==> flow/design.v (excerpt) <==
module SCDDataPath(ALUout, instr, reset, clk);
output[31:0] ALUout;
input clk, reset;
input[31:0] instr;
wire[31:0] ReadMemData,in1,in2,aluresult,signextended,instruction, ReadData1, ReadData2, WriteData;
wire RegDst, ALUSrc, MemtoReg, RegWrite, MemRead, MemWrite, Branch, ALUOp0, ALUOp1, ALUOp2;
wire o0, o1, o2, carryout;
wire[4:0] WriteReg;
assign instruction = instr;
ANDarray control_unit(RegDst,ALUSrc, MemtoReg, RegWrite, MemRead, MemWrite,Branch,ALUOp0,ALUOp1,instruction[31:26]);
assign WriteReg = (RegDst==1)? instruction[15:11] : instruction[20:16];
RegFile32 register_file(clk,reset,instruction[25:21],instruction[20:16],WriteData,WriteReg,RegWrite,ReadData1,ReadData2);
sign_extender sign_extend(signextended, instruction[15:0]);
bit32_2to1mux alu_src_mux(in2,ALUSrc,ReadData2,signextended);
alu_control alu_con_instancce(o0,o1,o2,instruction[5:0], ALUOp1, ALUOp0);
ALU alu_instance(ReadData1,in2,o2,o2,{o1,o0},ALUout,carryout);
data_memory data_mem_instance(clk,ALUout[4:0],ReadData2,MemWrite,ReadMemData);
bit32_2to1mux data_mem_mux(WriteData,MemtoReg,ALUout,ReadMemData);
endmodule
Size in the first run: roughly 120,000 um^2 of cells after synthesis.
Settings: LEC_CHECK=0, ABC_AREA=1, CAP_MARGIN=20, CORE_ASPECT_RATIO=1.11, CORE_MARGIN=7, CORE_UTILIZATION=40, GPL_ROUTABILITY_DRIVEN=0, GPL_TIMING_DRIVEN=0, HOLD_SLACK_MARGIN=0.22, MAX_ROUTING_LAYER=met5, MIN_ROUTING_LAYER=met1, PLACE_DENSITY_LB_ADDON=0.25, SETUP_SLACK_MARGIN=2.69, SLEW_MARGIN=10, TNS_END_PERCENT=85; clock period 10.5 ns.
run.sh (not shown) runs the stock make flow with config.mk's settings and CLKGATE_MAP_FILE=.
The baseline died in global routing (5_1_grt), error GRT-0116.
Edit:
Settings changed: ABC_AREA 1 to default, CORE_ASPECT_RATIO 1.11 to default, CORE_MARGIN 7 to 2, CORE_UTILIZATION 40 to 72, CTS_CLUSTER_SIZE from default to 57, GPL_ROUTABILITY_DRIVEN 0 to default, GPL_TIMING_DRIVEN 0 to default, HOLD_SLACK_MARGIN 0.22 to default, MAX_ROUTING_LAYER met5 to default, MIN_ROUTING_LAYER met1 to default, PLACE_DENSITY_LB_ADDON 0.25 to 0.0, SETUP_SLACK_MARGIN 2.69 to -0.48, SLEW_MARGIN 10 to 20, TNS_END_PERCENT 85 to default.
Clock period 10.5 ns to 6.25 ns, I/O delays scaled along.
What happened:
- The changed run finished but failed the layout checks on setup timing
- area after synthesis came out lower by 4.2%
- die area came out lower by 48%
- synthesized cell count came out lower by about 50%
Edit:
Settings changed: CORE_UTILIZATION 72 to 70, CTS_CLUSTER_SIZE 57 to 32, SETUP_SLACK_MARGIN -0.48 to 1.72.
Clock period 6.25 ns to 5.83 ns, I/O delays scaled along.
After rerunning: The new run completed and failed the layout checks on setup timing; first-iteration DRC count rises by about a fifth; cell area went up by a few percent; via count is higher by a few percent; clock power is higher by a few percent; non-clock buffer count goes up by 438.
Edit:
Settings changed: ABC_AREA from default to 1, CELL_PAD_IN_SITES_DETAIL_PLACEMENT from default to 2, CELL_PAD_IN_SITES_GLOBAL_PLACEMENT from default to 1, CORE_ASPECT_RATIO from default to 1.23, CORE_MARGIN 2 to 8, CORE_UTILIZATION 70 to 54, CTS_CLUSTER_SIZE 32 to default, GPL_ROUTABILITY_DRIVEN from default to 1, GPL_TIMING_DRIVEN from default to 1, HOLD_SLACK_MARGIN from default to 0.07, MAX_ROUTING_LAYER from default to met4, MIN_ROUTING_LAYER from default to met2, PLACE_DENSITY from default to 0.51, PLACE_DENSITY_LB_ADDON 0.0 to default, SETUP_SLACK_MARGIN 1.72 to default, SLEW_MARGIN 20 to 35, TNS_END_PERCENT from default to 85.
Clock period 5.83 ns to 14.9 ns, I/O delays scaled along.
This time the run aborted during detailed placement (3_5_place_dp) (DPL-0033).
Area after synthesis goes up by 4.4%.
Synthesized cell count increases by 91%.
Die size went up by 42%.
Edit:
Settings changed: ABC_AREA 1 to default, CELL_PAD_IN_SITES_DETAIL_PLACEMENT 2 to default, CELL_PAD_IN_SITES_GLOBAL_PLACEMENT 1 to default, CORE_ASPECT_RATIO 1.23 to default, CORE_MARGIN 8 to 2, CORE_UTILIZATION 54 to 40, GPL_ROUTABILITY_DRIVEN 1 to default, GPL_TIMING_DRIVEN 1 to default, HOLD_SLACK_MARGIN 0.07 to default, PLACE_DENSITY 0.51 to default, PLACE_DENSITY_LB_ADDON from default to 0.25, SLEW_MARGIN 35 to 20, TNS_END_PERCENT 85 to default.
Clock period 14.9 ns to 10.5 ns, I/O delays scaled along.
This time the run finished clean.
Synthesized cell count fell by 48%.
Die size is higher by 23%.
Synthesized area drops by 4.2%.
Edit:
Settings changed: CORE_UTILIZATION 40 to 72, CTS_CLUSTER_SIZE from default to 31, MAX_ROUTING_LAYER met4 to default, MIN_ROUTING_LAYER met2 to default, PLACE_DENSITY_LB_ADDON 0.25 to 0.0, SETUP_SLACK_MARGIN from default to -0.58.
Clock period 10.5 ns to 8.4 ns, I/O delays scaled along.
The new run reached the layout checks and failed them: setup timing; via count fell by 22%; worst setup slack degrades by 640 ps; critical path depth rose by 3; global-route usage rose by 1.4 points; synthesized cell count stays the same; power rose by 19%; register-to-register slack degrades by 1000 ps.
Power figures rest on the tool's default switching activity, not on a simulated workload.
